==> flow/design.v <==
module badicecream(input         Clk,                 
                             Reset,               
                             frame_clk,           
                input [10:0]   DrawX, DrawY ,    
				input [15:0]   keycode,				  
               	output logic is_BI	,			 
				output logic [10:0] BI_X, BI_Y,
				input logic up_wall, down_wall , left_wall, right_wall,
				output logic [10:0] BI_X_Pos, BI_Y_Pos,
				output logic [5:0] BI_BlkX_Pos, BI_BlkY_Pos
              );
	enum logic[2:0] { 
					 right=3'b000, 
					 left=3'b001,
					 up=3'b010,
					 down=3'b011,
					 Halted=3'b100} Dir, Dir_in, Dir_delayed, Dir_delayed_in;
    parameter [10:0] BI_X_Corner = 11'd64;   
    parameter [10:0] BI_Y_Corner = 11'd95;   
    parameter [5:0] BI_Blk_X_Corner = 6'd1;   
    parameter [5:0] BI_Blk_Y_Corner = 6'd1;   
    parameter [10:0] BI_X_Step = 10'd1;       
    parameter [10:0] BI_Y_Step = 10'd1;       
    parameter  BI_sizeX = 6'd32;         
	parameter  BI_sizeY = 6'd48;
	logic [5:0] frame_counter, per_frame_counter;   
	logic [5:0] frame_counter_in, per_frame_counter_in;
	logic [5:0] pace_counter, pace_counter_in;
    logic [10:0] BI_X_Motion, BI_Y_Motion;
    logic [10:0] BI_X_Pos_in, BI_X_Motion_in, BI_Y_Pos_in, BI_Y_Motion_in;
	logic [5:0] BI_BlkX_Pos_in, BI_BlkY_Pos_in;
	logic [2:0] health;
	assign health = 3'd1;    
    logic frame_clk_delayed, frame_clk_rising_edge;
   always_ff @ (posedge Clk) 
	begin
        frame_clk_delayed <= frame_clk;
        frame_clk_rising_edge <= (frame_clk == 1'b1) && (frame_clk_delayed == 1'b0);
		if (Reset)
		begin
			frame_counter <= 6'b0;
			per_frame_counter <= 6'b0;
		end
		else
		begin
			frame_counter <= frame_counter_in;
			per_frame_counter <=  per_frame_counter_in;
		end
    end
	always_comb
	begin
		frame_counter_in = frame_counter;
		per_frame_counter_in = per_frame_counter;
		if (frame_clk_rising_edge)    
		begin
		per_frame_counter_in = per_frame_counter+6'b1;
		if((per_frame_counter) == 6'b000111)  
			begin
				per_frame_counter_in=6'b0;
				frame_counter_in = frame_counter+6'b1;
				if((frame_counter ) == 6'b100)  
				begin
					frame_counter_in=6'b0;
				end
			end
		end
	end
    always_ff @ (posedge Clk)
    begin
        if (Reset)
        begin
            BI_X_Pos <= BI_X_Corner;
            BI_Y_Pos <= BI_Y_Corner;
			BI_BlkX_Pos <= BI_Blk_X_Corner;
			BI_BlkY_Pos <= BI_Blk_Y_Corner;
            BI_X_Motion <= 10'd0;
            BI_Y_Motion <= 10'd0;
			pace_counter <= 6'd0;
				Dir <= Halted;
				Dir_delayed <= down;
        end
        else
        begin
			pace_counter <= pace_counter_in;
            BI_X_Pos <= BI_X_Pos_in;
            BI_Y_Pos <= BI_Y_Pos_in;
            BI_X_Motion <= BI_X_Motion_in;
            BI_Y_Motion <= BI_Y_Motion_in;
			BI_BlkX_Pos <= BI_BlkX_Pos_in;
			BI_BlkY_Pos <= BI_BlkY_Pos_in;
			Dir <= Dir_in;
			Dir_delayed <= Dir_delayed_in;
        end
    end
    always_comb
    begin
		pace_counter_in = pace_counter;
        BI_X_Pos_in = BI_X_Pos;
        BI_Y_Pos_in = BI_Y_Pos;
		BI_X_Motion_in = BI_X_Motion;
		BI_Y_Motion_in = BI_Y_Motion;
        BI_BlkX_Pos_in = BI_BlkX_Pos;    
        BI_BlkY_Pos_in = BI_BlkY_Pos;
		Dir_in = Dir;
		Dir_delayed_in = Dir_delayed;
		if(health != 0)
		begin
			if (frame_clk_rising_edge)
			begin
            	BI_X_Pos_in = BI_X_Pos + BI_X_Motion_in;
            	BI_Y_Pos_in = BI_Y_Pos + BI_Y_Motion_in;
				if (Dir == Halted)  
				begin
					if ((keycode[7:0] == 8'd26) || ((keycode[15:8] == 8'd26 )))  
					begin
						Dir_delayed_in = up;
						if(up_wall)
						begin
							BI_Y_Motion_in = 0;
							BI_X_Motion_in = 0;
							Dir_in = Halted;
						end
						else
						begin
							BI_Y_Motion_in = -BI_Y_Step;
							BI_X_Motion_in = 0;
							Dir_in = up;	
						end
					end
					else if (((keycode[7:0] == 8'd4) || keycode[15:8] == 8'd4 ))  
						begin
							Dir_delayed_in = left;
							if (left_wall)			
							begin
								BI_X_Motion_in = 0;
								BI_Y_Motion_in = 0;
								Dir_in = Halted;
							end
							else
							begin
								BI_Y_Motion_in = 0;
								BI_X_Motion_in = -BI_X_Step;
								Dir_in = left;
							end
						end
					else if((keycode[7:0] == 8'd22) || ((keycode[15:8] == 8'd22 )))  
						begin
							Dir_delayed_in = down;
							if (down_wall) 
							begin
								BI_Y_Motion_in = 0;
								BI_X_Motion_in = 0;
							Dir_in = Halted;
							end
							else
							begin
								BI_Y_Motion_in = BI_Y_Step;
								BI_X_Motion_in = 0;
								Dir_in = down;
							end
						end
					else if (((keycode[7:0]) == 8'd7) || ((keycode[15:8]) == 8'd7))  
						begin
							Dir_delayed_in = right;
							if(right_wall) 
							begin
								BI_X_Motion_in = 0;
								BI_Y_Motion_in = 0;
								Dir_in = Halted;
							end
							else
							begin
								BI_Y_Motion_in = 0;
								BI_X_Motion_in = BI_X_Step;
								Dir_in = right;	
							end
						end
					else
						begin              
						end
				end
				else  
				begin
					pace_counter_in = pace_counter + 6'd1;
					if(pace_counter == 6'd31)
					begin
						pace_counter_in = 6'd0;
						case(Dir)
							left:
							begin
								BI_BlkX_Pos_in = BI_BlkX_Pos -1;
							end
							right:
							begin
								BI_BlkX_Pos_in = BI_BlkX_Pos +1;
							end
							up:
							begin
								BI_BlkY_Pos_in = BI_BlkY_Pos -1;
							end
							down:
							begin
								BI_BlkY_Pos_in = BI_BlkY_Pos +1;
							end
							default:
							begin
								BI_BlkY_Pos_in = 0;  
							end
						endcase
						Dir_in = Halted;
						BI_Y_Motion_in = 0;
						BI_X_Motion_in = 0;						
					end
				end
			end
        end
    end
    int DistX, DistY, Size;
    assign DistX = DrawX - BI_X_Pos;
    assign DistY = DrawY - BI_Y_Pos;
    always_comb begin
		   if (DistX < BI_sizeX && DistX >= 0 && DistY<=0 && -DistY < BI_sizeY)
		  begin
        is_BI = 1'b1;
				BI_X = DrawX - BI_X_Pos+({5'b0, frame_counter}*32);
				BI_Y = DrawY - BI_Y_Pos+BI_sizeY-1+ Dir_delayed_in*48;
		  end
        else
		  begin
        is_BI = 1'b0;
				BI_X = 0;
				BI_Y = 0;
        end
    end
endmodule
clock: 3.53 ns
lec_check: 0
abc_area: 1
cap_margin: 15
core_margin: 2
core_utilization: 72
cts_cluster_diameter: 372
cts_cluster_size: 98
hold_slack_margin: -0.04
place_density: 0.4
setup_slack_margin: 0.74
slew_margin: 20
run.sh (not shown) runs the stock make flow with config.mk's settings and CLKGATE_MAP_FILE=.
The first run failed in 3_5_place_dp.
Then changed:
- CAP_MARGIN: 15 -> 20
- CTS_CLUSTER_DIAMETER: 372 -> not set
- CTS_CLUSTER_SIZE: 98 -> 100
- HOLD_SLACK_MARGIN: -0.04 -> not set
- PLACE_DENSITY: 0.4 -> not set
- SETUP_SLACK_MARGIN: 0.74 -> 0.2
- clock period: 3.53 -> 6.28 ns (I/O delays scaled with it)
Result: With this change the flow never finished: it broke off in 4_1_cts. Area after synthesis stays the same. Die size stays the same. Synthesized cell count does not change.
Then changed:
- ABC_AREA: 1 -> not set
- CTS_CLUSTER_DIAMETER: not set -> 391
- CTS_CLUSTER_SIZE: 100 -> not set
- PLACE_DENSITY: not set -> 0.4
- clock period: 6.28 -> 4.01 ns (I/O delays scaled with it)
Outcome: This time the run failed in 3_5_place_dp; synthesized area shrinks by a few percent; synthesized cell count shrinks by about a fifth; die size falls by a few percent.


// badicecream: RTL as listed in full above, without the edits since
Settings: LEC_CHECK=0, ABC_AREA=1, CAP_MARGIN=20, CORE_MARGIN=2, CORE_UTILIZATION=68, CTS_CLUSTER_DIAMETER=244, CTS_CLUSTER_SIZE=31, HOLD_SLACK_MARGIN=-0.1, SETUP_SLACK_MARGIN=-0.49, SLEW_MARGIN=20; clock period 6.29 ns.
The baseline finished with setup timing left.
==> next run, changes <==
- ABC_AREA: 1 -> not set
- CORE_UTILIZATION: 68 -> 70
- CTS_CLUSTER_DIAMETER: 244 -> not set
- CTS_CLUSTER_SIZE: 31 -> 41
- HOLD_SLACK_MARGIN: -0.1 -> not set
- PLACE_DENSITY: not set -> 0.67
- clock period: 6.29 -> 7.16 ns (I/O delays scaled with it)
Outcome:
- The new run failed in global routing (GRT-0232)
- synthesized cell count is lower by 22%
- die size is lower by 8.4%
- area after synthesis is lower by 6.1%
==> next run, changes <==
- CORE_UTILIZATION: 70 -> 66
- CTS_CLUSTER_SIZE: 41 -> not set
- PLACE_DENSITY: 0.67 -> not set
- SETUP_SLACK_MARGIN: -0.49 -> 0.2
- clock period: 7.16 -> 7.72 ns (I/O delays scaled with it)
The changed run completed, yet does not pass: setup timing.
Die size went up by 5.8%.
Synthesized cell count stays the same.
Synthesized area is unchanged.
==> next run, changes <==
- CORE_UTILIZATION: 66 -> 40
Result: The new run completed without violations. Power is about the same. Final area is lower by 1.2%. Wire length is lower by 38%. Synthesized cell count does not change. Count of clock-buffer cells in the layout is higher by 1.


RTL: the design.v shown in full above, as it stands there.
clock: 9.0 ns
lec_check: 0
abc_area: 1
cap_margin: 10
core_margin: 2
core_utilization: 50
cts_cluster_diameter: 254
cts_cluster_size: 100
max_routing_layer: met5
place_density_lb_addon: 0.05
slew_margin: 20
tns_end_percent: 15
Rerun with:
ABC_AREA = unset   (was 1)
CAP_MARGIN = 20   (was 10)
CORE_ASPECT_RATIO = 1.05   (was unset)
CORE_UTILIZATION = 63   (was 50)
CTS_CLUSTER_DIAMETER = 116   (was 254)
CTS_CLUSTER_SIZE = unset   (was 100)
PLACE_DENSITY_LB_ADDON = unset   (was 0.05)
clock period = 5.39 ns   (was 9.0 ns; I/O delays follow)
This time the run finished with setup timing left.
Non-clock buffer count grows by 136.
Setup slack gets worse by 2.4 ns.
Sequential power increases by well over a third.
Cell area is higher by roughly a tenth.
Via count rises by a quarter to a third.
Sequential share of layout area came out lower by 1.7 points.
Synthesized cell count fell by about a fifth.
Power climbs by well over a third.
Global-route usage rises by 23 points.
Hold slack gains 0.026 ns.
Rerun with:
ABC_AREA = 1   (was unset)
CORE_UTILIZATION = 72   (was 63)
CTS_CLUSTER_SIZE = 15   (was unset)
PLACE_DENSITY_LB_ADDON = 0.11   (was unset)
TNS_END_PERCENT = 100   (was 15)
The new run stopped in 4_1_cts.
Synthesized area climbs by a few percent.
Synthesized cell count climbs by a quarter to a third.
Die area drops by a few percent.
Rerun with:
ABC_AREA = unset   (was 1)
CORE_ASPECT_RATIO = unset   (was 1.05)
CORE_UTILIZATION = 64   (was 72)
CTS_CLUSTER_DIAMETER = unset   (was 116)
CTS_CLUSTER_SIZE = unset   (was 15)
MAX_ROUTING_LAYER = unset   (was met5)
PLACE_DENSITY_LB_ADDON = unset   (was 0.11)
TNS_END_PERCENT = unset   (was 100)
clock period = 5.69 ns   (was 5.39 ns; I/O delays follow)
This time the run died in 5_1_grt, error ODB-0269.
Area after synthesis fell by about 6%.
Die size rose by 5.4%.
Synthesized cell count fell by about 22%.


RTL: the design.v shown in full above, as it stands there.
Settings: LEC_CHECK=0, CAP_MARGIN=20, CORE_MARGIN=2, CORE_UTILIZATION=68, CTS_CLUSTER_SIZE=31, HOLD_SLACK_MARGIN=-0.1, SETUP_SLACK_MARGIN=-0.49, SLEW_MARGIN=20; clock period 6.6 ns.
The first run finished but failed the layout checks on setup timing.
Edit:
--- a/flow/config.mk
+++ b/flow/config.mk
@@ -10,5 +10,4 @@
 export CORE_UTILIZATION = 68
-export CTS_CLUSTER_SIZE = 31
-export HOLD_SLACK_MARGIN = -0.1
-export SETUP_SLACK_MARGIN = -0.49
+export CTS_CLUSTER_DIAMETER = 37
+export SETUP_SLACK_MARGIN = 1.58
 export SLEW_MARGIN = 20
==> flow/constraint.sdc (replaced) <==
create_clock -name core_clock -period 8.01 [get_ports {Clk}]
set_input_delay 1.6020 -clock core_clock [delete_from_list [all_inputs] [get_ports {Clk}]]
set_output_delay 1.6020 -clock core_clock [all_outputs]
set_load 0.01 [all_outputs]
Effect: The changed run finished clean. Critical path depth rises by 5. Worst setup slack gets better by 1100 ps. Final cell count falls by 4.6%. Cell area falls by 2.4%. Utilization falls by 2.3 points. Clock power falls by 23%. Via count falls by 15%.
Edit:
--- a/flow/config.mk
+++ b/flow/config.mk
@@ -7,7 +7,7 @@
 export LEC_CHECK = 0
+export ABC_AREA = 1
 export CAP_MARGIN = 20
 export CORE_MARGIN = 2
-export CORE_UTILIZATION = 68
-export CTS_CLUSTER_DIAMETER = 37
-export SETUP_SLACK_MARGIN = 1.58
+export CORE_UTILIZATION = 62
+export SETUP_SLACK_MARGIN = 0.2
 export SLEW_MARGIN = 20
==> flow/constraint.sdc (replaced) <==
create_clock -name core_clock -period 4.29 [get_ports {Clk}]
set_input_delay 0.8580 -clock core_clock [delete_from_list [all_inputs] [get_ports {Clk}]]
set_output_delay 0.8580 -clock core_clock [all_outputs]
set_load 0.01 [all_outputs]
Outcome: With this change the flow produced a layout that fails on setup timing; area after synthesis grows by about 6.5%; sequential share of layout area falls by 3.2 points; global-route usage grows by 1.4 points; worst setup slack is worse by 1900 ps; final cell count grows by 38%; design area increases by about 23%; total power increases by 120%; die size is higher by about 16%; routed wire length rises by 77%; count of clock-buffer cells in the layout went down by 4; sequential cell count does not change.
Edit:
--- a/flow/config.mk
+++ b/flow/config.mk
@@ -7,6 +7,5 @@
 export LEC_CHECK = 0
-export ABC_AREA = 1
 export CAP_MARGIN = 20
 export CORE_MARGIN = 2
-export CORE_UTILIZATION = 62
+export CORE_UTILIZATION = 28
 export SETUP_SLACK_MARGIN = 0.2
==> flow/constraint.sdc (replaced) <==
create_clock -name core_clock -period 8.15 [get_ports {Clk}]
set_input_delay 1.6300 -clock core_clock [delete_from_list [all_inputs] [get_ports {Clk}]]
set_output_delay 1.6300 -clock core_clock [all_outputs]
set_load 0.01 [all_outputs]
=> With this change the flow went through all stages and came out clean. Via count went down by 44%. Register-to-register slack gains 4000 ps. Count of clock-buffer cells in the layout climbs by 5. Global-route usage went down by 27 points. Cell area went down by 17%. Setup slack gets better by 2100 ps. Power decreases by 50%. Combinational power drops by 66%. Routed wire length went down by 56%. First-iteration DRC count fell by 92%.


== v8 ==
Starts from the design.v that is shown in full above.
Settings: LEC_CHECK=0, CAP_MARGIN=20, CORE_MARGIN=2, CORE_UTILIZATION=68, CTS_CLUSTER_DIAMETER=116, CTS_CLUSTER_SIZE=33, MAX_ROUTING_LAYER=met5, PLACE_DENSITY=0.67, SLEW_MARGIN=20, TNS_END_PERCENT=15; clock period 9.0 ns.
Input-level comparison between v13 and v8:
diff --git a/flow/config.mk b/flow/config.mk
--- a/flow/config.mk
+++ b/flow/config.mk
@@ -9,7 +9,7 @@
 export CORE_MARGIN = 2
-export CORE_UTILIZATION = 68
-export CTS_CLUSTER_DIAMETER = 116
-export CTS_CLUSTER_SIZE = 33
+export CORE_UTILIZATION = 46
+export CTS_CLUSTER_DIAMETER = 210
+export CTS_CLUSTER_SIZE = 100
 export MAX_ROUTING_LAYER = met5
-export PLACE_DENSITY = 0.67
+export PLACE_DENSITY = 0.91
 export SLEW_MARGIN = 20
## What came out
- Max fraction of the core area covered by cells at the end of the flow across v8 and v13: v8
- Between v8 and v13, the cell count went up.
- Diff v8 -> v13: minimum setup slack after placement now larger, fraction of cell area in non-clock buffers now smaller.
--- input diff v13..v25 ---
==> flow/config.mk <==
export PLATFORM = sky130hd
export DESIGN_NAME = badicecream
export DESIGN_NICKNAME = badicecream
export VERILOG_FILES = /design/flow/design.v
export SDC_FILE = /design/flow/constraint.sdc
export NUM_CORES = 4
export LEC_CHECK = 0
export CAP_MARGIN = 20
export CORE_MARGIN = 2
export CORE_UTILIZATION = 12
export SETUP_SLACK_MARGIN = 0.2
export SLEW_MARGIN = 20
==> flow/constraint.sdc <==
create_clock -name core_clock -period 8.45 [get_ports {Clk}]
set_input_delay 1.6900 -clock core_clock [delete_from_list [all_inputs] [get_ports {Clk}]]
set_output_delay 1.6900 -clock core_clock [all_outputs]
set_load 0.01 [all_outputs]
==> results <==
- Relative to v13, the met1 wire length of v25 is higher by 41%.
- v25 reports its critical path startpoint as DrawY[6] while v13 reports DrawY[0].
- [compare] base=v13 new=v25: global-route usage decreased by 13 points relative to the old numbers; leakage power of the design grew by about 7%; clock power share has decreased; routed wire length up about 37%.
- Higher worst voltage drop across the vdd grid among v25 and v13: v13
- Summary of v25 over v13: clock distribution power now larger; total power now larger; number of placement rows now larger; layout overhead on the synthesized area now larger; die size now larger.
### v25 -> v19
diff --git a/flow/config.mk b/flow/config.mk
--- a/flow/config.mk
+++ b/flow/config.mk
@@ -9,4 +9,4 @@
 export CORE_MARGIN = 2
-export CORE_UTILIZATION = 12
-export SETUP_SLACK_MARGIN = 0.2
+export CORE_UTILIZATION = 64
+export SETUP_SLACK_MARGIN = -0.49
 export SLEW_MARGIN = 20
==> flow/constraint.sdc <==
create_clock -name core_clock -period 7.16 [get_ports {Clk}]
set_input_delay 1.4320 -clock core_clock [delete_from_list [all_inputs] [get_ports {Clk}]]
set_output_delay 1.4320 -clock core_clock [all_outputs]
set_load 0.01 [all_outputs]
Findings:
Although it ran to completion, v19 produced a layout that fails the final checks because of negative setup slack.
Total via count after detailed routing ends up lower on v25.
Going from v25 to v19, synthesized cell count closely matched the old numbers; power per unit of standard cell area increased by 18 nW/um2 relative to the old numbers; count of non-CTS buffers in the layout increased by 19% relative to the old numbers.
On v19: met3 track demand over resource is 3.7 points higher than what v25 gave.
Taking v25 as the reference, in v19 worst slew margin relative to its limit now smaller; die boundary width now smaller; internal power summed over all cells now larger.
Setup changes, v19 to v11
diff --git a/flow/config.mk b/flow/config.mk
--- a/flow/config.mk
+++ b/flow/config.mk
@@ -9,3 +9,5 @@
 export CORE_MARGIN = 2
-export CORE_UTILIZATION = 64
+export CORE_UTILIZATION = 70
+export CTS_CLUSTER_SIZE = 32
+export PLACE_DENSITY = 0.67
 export SETUP_SLACK_MARGIN = -0.49
==> results <==
Number of placed instances with taps included went down slightly going from v19 to v11. v19 completed end to end; final checks failed (negative setup slack). The log for v11 ends in global routing (5_1_grt) with error GRT-0232, so the run never completed. Between v11 and v19, the post-synthesis simple-gate area fraction does not differ in any meaningful way. Reported for v19 and v11, count of boundary I/O pins turned out identical to the last digit. Delta (v11 minus v19): starting density of the core rose 7.1 points, post-CTS setup repair buffer count saw a decrease. Against v19, detailed-placement wirelength estimate in v11 rose by a few percent. From v19 to v11 the numbers moved as follows: synthesized area closely matched the old numbers; die size decreased by 840 um2 relative to the old numbers; standard cell area after detailed placement closely matched the old numbers; routability congestion estimate increased by 1.2% relative to the old numbers. Comparing v19 against v11, there is no change at all in number of H-tree levels.
Power figures rest on the tool's default switching activity, not on a simulated workload.
